==> flow/design.v (excerpt) <==
module mdc (clk, rst_n, start, A, B, out, done);
input clk, rst_n, start;
input [7:0] A, B;
output reg [7:0] out;
output reg done;
reg [1:0] state;
reg [7:0] A_aux, B_aux;
localparam IDLE = 2'b00;
localparam SUBTRACT = 2'b01;
localparam FINISHED = 2'b10;
always @(posedge clk or negedge rst_n) begin
    if (!rst_n) begin
        state <= IDLE;
        out <= 0;
        done <= 0;
    end else begin
        done <= 0;
        case (state)
            IDLE: begin
                state <= IDLE;
                if (start) begin
                    state <= SUBTRACT;
                    A_aux <= A;
                    B_aux <= B;
                end
            end
            SUBTRACT: begin
                state <= SUBTRACT;
                if (A_aux > B_aux)
                    A_aux <= A_aux - B_aux;
                else if (B_aux > A_aux)
                    B_aux <= B_aux - A_aux;
                else
                    state <= FINISHED;
            end
            FINISHED: begin
                state <= IDLE;
                done <= 1;
                out <= A_aux;
            end
            default: state <= IDLE;
        endcase
    end
end
endmodule
For scale: roughly 210 cells after synthesis, roughly 28 flip-flops.
make LEC_CHECK=0 CAP_MARGIN=40 CORE_ASPECT_RATIO=1.52 CORE_MARGIN=2 CORE_UTILIZATION=56 CTS_BUF_LIST=sky130_fd_sc_hd__clkbuf_16 CTS_CLUSTER_DIAMETER=214 CTS_CLUSTER_SIZE=89 GPL_TIMING_DRIVEN=1 PLACE_DENSITY=0.36 SLEW_MARGIN=20 TNS_END_PERCENT=5 finish   # period 4.87 ns
run.sh (not shown) runs the stock make flow with config.mk's settings and CLKGATE_MAP_FILE=.
Edit:
==> flow/config.mk (replaced) <==
export PLATFORM = sky130hd
export DESIGN_NAME = mdc
export DESIGN_NICKNAME = mdc
export VERILOG_FILES = /design/flow/design.v
export SDC_FILE = /design/flow/constraint.sdc
export NUM_CORES = 4
export LEC_CHECK = 0
export CAP_MARGIN = 40
export CORE_MARGIN = 2
export CORE_UTILIZATION = 68
export CTS_BUF_LIST = sky130_fd_sc_hd__clkbuf_16
export SLEW_MARGIN = 20
==> flow/constraint.sdc (replaced) <==
create_clock -name core_clock -period 2.16 [get_ports {clk}]
set_input_delay 0.4320 -clock core_clock [delete_from_list [all_inputs] [get_ports {clk}]]
set_output_delay 0.4320 -clock core_clock [all_outputs]
set_load 0.01 [all_outputs]
This time the run stopped in global routing with DPL-0038.
Synthesized cell count does not change.
Area after synthesis is unchanged.
Die area fell by 17%.
Edit:
--- a/flow/config.mk
+++ b/flow/config.mk
@@ -6,7 +6,7 @@
 export NUM_CORES = 4
 export LEC_CHECK = 0
-export CAP_MARGIN = 40
+export CAP_MARGIN = 20
 export CORE_MARGIN = 2
-export CORE_UTILIZATION = 68
+export CORE_UTILIZATION = 40
 export CTS_BUF_LIST = sky130_fd_sc_hd__clkbuf_16
 export SLEW_MARGIN = 20
==> flow/constraint.sdc (replaced) <==
create_clock -name core_clock -period 4.0 [get_ports {clk}]
set_input_delay 0.8000 -clock core_clock [delete_from_list [all_inputs] [get_ports {clk}]]
set_output_delay 0.8000 -clock core_clock [all_outputs]
set_load 0.01 [all_outputs]
=> This time the run went through all stages and came out clean; synthesized area does not change; die area is higher by 65%; synthesized cell count stays the same.
Edit:
--- a/flow/config.mk
+++ b/flow/config.mk
@@ -10,3 +10,5 @@
 export CORE_UTILIZATION = 40
 export CTS_BUF_LIST = sky130_fd_sc_hd__clkbuf_16
+export GPL_ROUTABILITY_DRIVEN = 0
+export PLACE_DENSITY_LB_ADDON = 0.0
 export SLEW_MARGIN = 20
Result: Register-to-register slack got worse by 50 ps. First-iteration DRC count fell by 50%. Total power hardly moves. Routed wire length rises by 6.3%. Final area shrinks by 0.31%.

========
mdc again, from the RTL that the note above started with.
clock: 2.07 ns
lec_check: 0
abc_area: 1
cap_margin: 40
core_margin: 2
core_utilization: 72
cts_buf_list: sky130_fd_sc_hd__clkbuf_16
cts_cluster_size: 15
gpl_timing_driven: 1
hold_slack_margin: 0.24
place_density: 0.82
setup_slack_margin: -0.13
slew_margin: 20
The starting point never finished: it broke off in 5_1_grt on GRT-0116.
Then changed:
--- a/flow/config.mk
+++ b/flow/config.mk
@@ -11 +11 @@
-export CORE_UTILIZATION = 72
+export CORE_UTILIZATION = 66
@@ -13 +13 @@
-export CTS_CLUSTER_SIZE = 15
+export CTS_CLUSTER_SIZE = 89
@@ -15,2 +15,2 @@
-export HOLD_SLACK_MARGIN = 0.24
-export PLACE_DENSITY = 0.82
+export HOLD_SLACK_MARGIN = 0.29
+export PLACE_DENSITY = 0.44
==> flow/constraint.sdc (replaced) <==
create_clock -name core_clock -period 1.99 [get_ports {clk}]
set_input_delay 0.3980 -clock core_clock [delete_from_list [all_inputs] [get_ports {clk}]]
set_output_delay 0.3980 -clock core_clock [all_outputs]
set_load 0.01 [all_outputs]
- The changed run reached the layout checks and failed them: setup timing
- die area rises by about 8%
- synthesized cell count does not change
- synthesized area is unchanged
Then changed:
--- a/flow/config.mk
+++ b/flow/config.mk
@@ -8 +7,0 @@
-export ABC_AREA = 1
@@ -11 +10 @@
-export CORE_UTILIZATION = 66
+export CORE_UTILIZATION = 68
@@ -13,5 +11,0 @@
-export CTS_CLUSTER_SIZE = 89
-export GPL_TIMING_DRIVEN = 1
-export HOLD_SLACK_MARGIN = 0.29
-export PLACE_DENSITY = 0.44
-export SETUP_SLACK_MARGIN = -0.13
==> flow/constraint.sdc (replaced) <==
create_clock -name core_clock -period 2.12 [get_ports {clk}]
set_input_delay 0.4240 -clock core_clock [delete_from_list [all_inputs] [get_ports {clk}]]
set_output_delay 0.4240 -clock core_clock [all_outputs]
set_load 0.01 [all_outputs]
Outcome: Now the flow died in 4_1_cts (DPL-0038). Area after synthesis rises by a few percent. Die area goes up slightly. Synthesized cell count goes down by about a fifth.
Then changed:
--- a/flow/config.mk
+++ b/flow/config.mk
@@ -11,0 +12,3 @@
+export CTS_CLUSTER_SIZE = 89
+export GPL_TIMING_DRIVEN = 1
+export SETUP_SLACK_MARGIN = -0.13
==> flow/constraint.sdc (replaced) <==
create_clock -name core_clock -period 3.94 [get_ports {clk}]
set_input_delay 0.7880 -clock core_clock [delete_from_list [all_inputs] [get_ports {clk}]]
set_output_delay 0.7880 -clock core_clock [all_outputs]
set_load 0.01 [all_outputs]
After rerunning: With this change the flow finished with timing, DRC and antenna clean; synthesized area is unchanged; die size does not change; synthesized cell count stays the same.
Then changed:
--- a/flow/config.mk
+++ b/flow/config.mk
@@ -10 +10 @@
-export CORE_UTILIZATION = 68
+export CORE_UTILIZATION = 72
@@ -14 +14 @@
-export SETUP_SLACK_MARGIN = -0.13
+export SETUP_SLACK_MARGIN = 1.05
Non-clock buffer count stays the same.
Wire length rose by about a fifth.
Design area rose slightly.

========
Starting RTL as in the previous note.
make LEC_CHECK=0 CAP_MARGIN=40 CELL_PAD_IN_SITES_GLOBAL_PLACEMENT=2 CORE_ASPECT_RATIO=0.71 CORE_MARGIN=2 CORE_UTILIZATION=49 CTS_BUF_LIST=sky130_fd_sc_hd__clkbuf_16 CTS_CLUSTER_SIZE=89 GPL_ROUTABILITY_DRIVEN=0 GPL_TIMING_DRIVEN=0 HOLD_SLACK_MARGIN=0.02 PLACE_DENSITY=0.84 SETUP_SLACK_MARGIN=-0.13 SLEW_MARGIN=20 finish   # period 1.58 ns
The starting point aborted during 3_3_place_gp.
==> next run, changes <==
==> flow/config.mk (replaced) <==
export PLATFORM = sky130hd
export DESIGN_NAME = mdc
export DESIGN_NICKNAME = mdc
export VERILOG_FILES = /design/flow/design.v
export SDC_FILE = /design/flow/constraint.sdc
export NUM_CORES = 4
export LEC_CHECK = 0
export ABC_AREA = 1
export CAP_MARGIN = 40
export CORE_MARGIN = 2
export CORE_UTILIZATION = 68
export CTS_BUF_LIST = sky130_fd_sc_hd__clkbuf_16
export CTS_CLUSTER_SIZE = 89
export GPL_TIMING_DRIVEN = 1
export HOLD_SLACK_MARGIN = 0.24
export SETUP_SLACK_MARGIN = -0.13
export SLEW_MARGIN = 20
==> flow/constraint.sdc (replaced) <==
create_clock -name core_clock -period 2.07 [get_ports {clk}]
set_input_delay 0.4140 -clock core_clock [delete_from_list [all_inputs] [get_ports {clk}]]
set_output_delay 0.4140 -clock core_clock [all_outputs]
set_load 0.01 [all_outputs]
This time the run finished with negative setup slack left.
Area after synthesis shrinks by about 4.6%.
Die area shrinks by about 30%.
Synthesized cell count is higher by 20%.
==> next run, changes <==
==> flow/config.mk (replaced) <==
export PLATFORM = sky130hd
export DESIGN_NAME = mdc
export DESIGN_NICKNAME = mdc
export VERILOG_FILES = /design/flow/design.v
export SDC_FILE = /design/flow/constraint.sdc
export NUM_CORES = 4
export LEC_CHECK = 0
export CAP_MARGIN = 40
export CORE_MARGIN = 2
export CORE_UTILIZATION = 66
export CTS_BUF_LIST = sky130_fd_sc_hd__clkbuf_16
export SLEW_MARGIN = 20
==> flow/constraint.sdc (replaced) <==
create_clock -name core_clock -period 2.17 [get_ports {clk}]
set_input_delay 0.4340 -clock core_clock [delete_from_list [all_inputs] [get_ports {clk}]]
set_output_delay 0.4340 -clock core_clock [all_outputs]
set_load 0.01 [all_outputs]
Now the flow stopped in 4_1_cts, error DPL-0033.
Area after synthesis climbs by 4.8%.
Die size went up by 7.4%.
Synthesized cell count went down by 17%.
No activity file was given, so power comes from the tool's default toggle rates.
